==> run F <==
==> flow/design.v <==
`timescale 1ns / 1ps
module gauss1d #(
    parameter DATA_WIDTH = 14
)(
    input wire clk,
    input wire rst_n,
    input wire in_window_valid,
    input wire [DATA_WIDTH*5-1:0] in_window_value,
    output reg [4+DATA_WIDTH-1:0] out_event_value,
    output reg out_event_valid
    );
always @(posedge clk or negedge rst_n) begin
    if(~rst_n) begin
        out_event_value <= 0;
        out_event_valid <= 0;
    end
    else begin
        if(in_window_valid == 1) begin
            out_event_value <= in_window_value[DATA_WIDTH*0+DATA_WIDTH-1:DATA_WIDTH*0] + 4*in_window_value[DATA_WIDTH*1+DATA_WIDTH-1:DATA_WIDTH*1] + 6*in_window_value[DATA_WIDTH*2+DATA_WIDTH-1:DATA_WIDTH*2] + 4*in_window_value[DATA_WIDTH*3+DATA_WIDTH-1:DATA_WIDTH*3] + in_window_value[DATA_WIDTH*4+DATA_WIDTH-1:DATA_WIDTH*4];
            out_event_valid <= 1;
        end
        else begin
            out_event_value <= 0;
            out_event_valid <= 0;
        end
    end
end
endmodule
`timescale 1ns / 1ps
module gauss5 #(
    parameter DATA_WIDTH = 14
)(
    input wire clk,
    input wire rst_n,
    input wire [DATA_WIDTH*5*5-1:0] in_window_value,
    input wire in_window_valid,
    input wire [15:0] in_window_addr,
    input wire ready_for_new_event,      
    output reg [8+DATA_WIDTH-1:0] out_event_value,
    output reg out_event_valid,
    output reg [15:0] out_event_addr,
    output wire window_req               
    );
assign window_req = ready_for_new_event;
wire out_event_valid_0;
wire [DATA_WIDTH+4-1:0] out_event_value_0;
gauss1d #(
    .DATA_WIDTH(DATA_WIDTH)
) gauss1d_inst_0 (
    .clk(clk),
    .rst_n(rst_n),
    .in_window_valid(in_window_valid),
    .in_window_value(in_window_value[DATA_WIDTH*5*1-1:DATA_WIDTH*5*0]),
    .out_event_value(out_event_value_0),
    .out_event_valid(out_event_valid_0)
    );
wire out_event_valid_1;
wire [DATA_WIDTH+4-1:0] out_event_value_1;
gauss1d #(
    .DATA_WIDTH(DATA_WIDTH)
) gauss1d_inst_1 (
    .clk(clk),
    .rst_n(rst_n),
    .in_window_valid(in_window_valid),
    .in_window_value(in_window_value[DATA_WIDTH*5*2-1:DATA_WIDTH*5*1]),
    .out_event_value(out_event_value_1),
    .out_event_valid(out_event_valid_1)
    );
wire out_event_valid_2;
wire [DATA_WIDTH+4-1:0] out_event_value_2;
gauss1d #(
    .DATA_WIDTH(DATA_WIDTH)
) gauss1d_inst_2 (
    .clk(clk),
    .rst_n(rst_n),
    .in_window_valid(in_window_valid),
    .in_window_value(in_window_value[DATA_WIDTH*5*3-1:DATA_WIDTH*5*2]),
    .out_event_value(out_event_value_2),
    .out_event_valid(out_event_valid_2)
    );
wire out_event_valid_3;
wire [DATA_WIDTH+4-1:0] out_event_value_3;
gauss1d #(
    .DATA_WIDTH(DATA_WIDTH)
) gauss1d_inst_3 (
    .clk(clk),
    .rst_n(rst_n),
    .in_window_valid(in_window_valid),
    .in_window_value(in_window_value[DATA_WIDTH*5*4-1:DATA_WIDTH*5*3]),
    .out_event_value(out_event_value_3),
    .out_event_valid(out_event_valid_3)
    );
wire out_event_valid_4;
wire [DATA_WIDTH+4-1:0] out_event_value_4;
gauss1d #(
    .DATA_WIDTH(DATA_WIDTH)
) gauss1d_inst_4 (
    .clk(clk),
    .rst_n(rst_n),
    .in_window_valid(in_window_valid),
    .in_window_value(in_window_value[DATA_WIDTH*5*5-1:DATA_WIDTH*5*4]),
    .out_event_value(out_event_value_4),
    .out_event_valid(out_event_valid_4)
    );
always @(posedge clk or negedge rst_n) begin
    if(~rst_n) begin
        out_event_value <= 0;
        out_event_valid <= 0;
        out_event_addr <= 0;
    end
    else begin
        if(out_event_valid_0 == 1 && out_event_valid_1 == 1 && out_event_valid_2 == 1 && out_event_valid_3 == 1 && out_event_valid_4 == 1) begin
            out_event_value <= out_event_value_0 + 4*out_event_value_1 + 6*out_event_value_2 + 4*out_event_value_3 + out_event_value_4;
            out_event_valid <= 1;
            out_event_addr <= in_window_addr;
        end
        else begin
            out_event_value <= 0;
            out_event_valid <= 0;
            out_event_addr <= 0;
        end
    end
end
endmodule
`timescale 1ns / 1ps
module harrisres #(
    parameter DATA_WIDTH = 23
)(
    input wire clk,
    input wire rst_n,
    input wire [DATA_WIDTH-2:0] in_event_value_xx,
    input wire [DATA_WIDTH-1:0] in_event_value_xy,
    input wire [DATA_WIDTH-2:0] in_event_value_yy,
    input wire in_event_valid_xx,
    input wire in_event_valid_xy,
    input wire in_event_valid_yy,
    input wire [15:0] in_event_addr_xx,
    input wire [15:0] in_event_addr_xy,
    input wire [15:0] in_event_addr_yy,
    input wire ready_for_new_event,      
    output reg [DATA_WIDTH+22:0] out_event_value,
    output reg out_event_valid,
    output reg [15:0] out_event_addr,
    output wire event_req                
    );
assign event_req = ready_for_new_event;
always @(posedge clk or negedge rst_n) begin
    if(~rst_n) begin
        out_event_value <= 0;
        out_event_valid <= 0;
        out_event_addr <= 0;
    end
    else begin
        if(in_event_valid_xx == 1 && in_event_valid_xy == 1 && in_event_valid_yy == 1 && in_event_addr_xx == in_event_addr_xy && in_event_addr_xx == in_event_addr_yy) begin
            out_event_value <= 25 * in_event_value_xx * in_event_value_yy - 25 * in_event_value_xy * in_event_value_xy - (in_event_value_xx + in_event_value_yy) * (in_event_value_xx + in_event_value_yy);
            out_event_valid <= 1;
            out_event_addr <= in_event_addr_xx;
        end
        else begin
            out_event_value <= 0;
            out_event_valid <= 0;
            out_event_addr <= 0;
        end
    end
end
endmodule
`timescale 1ns / 1ps
module harris_response (
    input  wire         clk,
    input  wire         rst_n,
    input  wire [349:0] in_window_value_xx,
    input  wire [374:0] in_window_value_xy,
    input  wire [349:0] in_window_value_yy,
    input  wire         in_window_valid,
    input  wire [15:0]  in_window_addr,
    input  wire         ready_for_new_event,
    output wire [45:0]  out_event_value,
    output wire         out_event_valid,
    output wire [15:0]  out_event_addr,
    output wire         window_req
    );
wire [15:0] addr_xx, addr_xy, addr_yy;
wire [21:0] value_xx, value_yy;
wire [22:0] value_xy;
wire valid_xx, valid_xy, valid_yy;
wire req_xx, req_xy, req_yy;
wire event_req;
assign window_req = req_xx & req_xy & req_yy;
gauss5 #(.DATA_WIDTH(14)) gauss5_inst_xx (
    .clk(clk), .rst_n(rst_n),
    .in_window_value(in_window_value_xx), .in_window_valid(in_window_valid),
    .in_window_addr(in_window_addr), .ready_for_new_event(event_req),
    .out_event_valid(valid_xx), .out_event_addr(addr_xx),
    .out_event_value(value_xx), .window_req(req_xx));
gauss5 #(.DATA_WIDTH(15)) gauss5_inst_xy (
    .clk(clk), .rst_n(rst_n),
    .in_window_value(in_window_value_xy), .in_window_valid(in_window_valid),
    .in_window_addr(in_window_addr), .ready_for_new_event(event_req),
    .out_event_valid(valid_xy), .out_event_addr(addr_xy),
    .out_event_value(value_xy), .window_req(req_xy));
gauss5 #(.DATA_WIDTH(14)) gauss5_inst_yy (
    .clk(clk), .rst_n(rst_n),
    .in_window_value(in_window_value_yy), .in_window_valid(in_window_valid),
    .in_window_addr(in_window_addr), .ready_for_new_event(event_req),
    .out_event_valid(valid_yy), .out_event_addr(addr_yy),
    .out_event_value(value_yy), .window_req(req_yy));
harrisres #(.DATA_WIDTH(23)) harrisres_inst (
    .clk(clk), .rst_n(rst_n),
    .in_event_value_xx(value_xx), .in_event_value_yy(value_yy),
    .in_event_value_xy(value_xy),
    .in_event_valid_xx(valid_xx), .in_event_valid_yy(valid_yy),
    .in_event_valid_xy(valid_xy),
    .in_event_addr_xx(addr_xx), .in_event_addr_yy(addr_yy),
    .in_event_addr_xy(addr_xy),
    .ready_for_new_event(ready_for_new_event),
    .out_event_valid(out_event_valid), .out_event_addr(out_event_addr),
    .out_event_value(out_event_value), .event_req(event_req));
endmodule
==> flow/run.sh <==
#!/bin/bash
# the make line also repeats each setting of config.mk as NAME=value (left out here)
make -C /OpenROAD-flow-scripts/flow DESIGN_CONFIG=/design/flow/config.mk WORK_HOME=/design/flow/orfs CLKGATE_MAP_FILE= finish
==> flow/config.mk <==
export PLATFORM = sky130hd
export DESIGN_NAME = harris_response
export DESIGN_NICKNAME = harris_response
export VERILOG_FILES = /design/flow/design.v
export SDC_FILE = /design/flow/constraint.sdc
export NUM_CORES = 4
export LEC_CHECK = 0
export CAP_MARGIN = 20
export CORE_MARGIN = 2
export CORE_UTILIZATION = 57
export SLEW_MARGIN = 20
==> flow/constraint.sdc <==
create_clock -name core_clock -period 10.5 [get_ports {clk}]
set_input_delay 2.1000 -clock core_clock [delete_from_list [all_inputs] [get_ports {clk}]]
set_output_delay 2.1000 -clock core_clock [all_outputs]
set_load 0.01 [all_outputs]
==> run Z: changes against run F <==
CELL_PAD_IN_SITES_DETAIL_PLACEMENT = 2   (was unset)
CELL_PAD_IN_SITES_GLOBAL_PLACEMENT = 0   (was unset)
CORE_ASPECT_RATIO = 1.31   (was unset)
CORE_UTILIZATION = 64   (was 57)
CTS_CLUSTER_DIAMETER = 114   (was unset)
CTS_CLUSTER_SIZE = 57   (was unset)
GPL_ROUTABILITY_DRIVEN = 0   (was unset)
HOLD_SLACK_MARGIN = 0.11   (was unset)
MAX_ROUTING_LAYER = met4   (was unset)
MIN_ROUTING_LAYER = met2   (was unset)
PLACE_DENSITY_LB_ADDON = 0.23   (was unset)
SLEW_MARGIN = 25   (was 20)
TNS_END_PERCENT = 55   (was unset)
==> flow/constraint.sdc (replaced) <==
create_clock -name core_clock -period 18.5 [get_ports {clk}]
set_input_delay 3.7000 -clock core_clock [delete_from_list [all_inputs] [get_ports {clk}]]
set_output_delay 3.7000 -clock core_clock [all_outputs]
set_load 0.01 [all_outputs]
==> reports/metrics.yaml <==
run_status:
  status: "stopped before the end"
  stop_stage: "detailed placement"
  error: "[ERROR DPL-0033] detailed placement checks failed during check placement."
floorplan:
  fp_util_pct: 64.20
  placementRows: 178
  die-height_um: 489.1
  dieArea_um2: 183100
  die_w_um: 374.3
  core_um2: 179100
synth:
  synthesis.nets: 16980
  edf_count: 0
  synth.distinct_cells: 74
Source of the figures above: run Z

==> reports/metrics.yaml <==
run_status:
  status: "failed layout checks"
  violations: "negative setup slack"
final_timing:
  setup_viol_count_final: 30
  setup_ws_ps: -1038
floorplan:
  dieArea_um2: 205300
  die-height_um: 453.1
  placementRows: 164
  fp_util_pct: 57.46
synth:
  synthesis.nets: 16980
Source of the figures above: run F

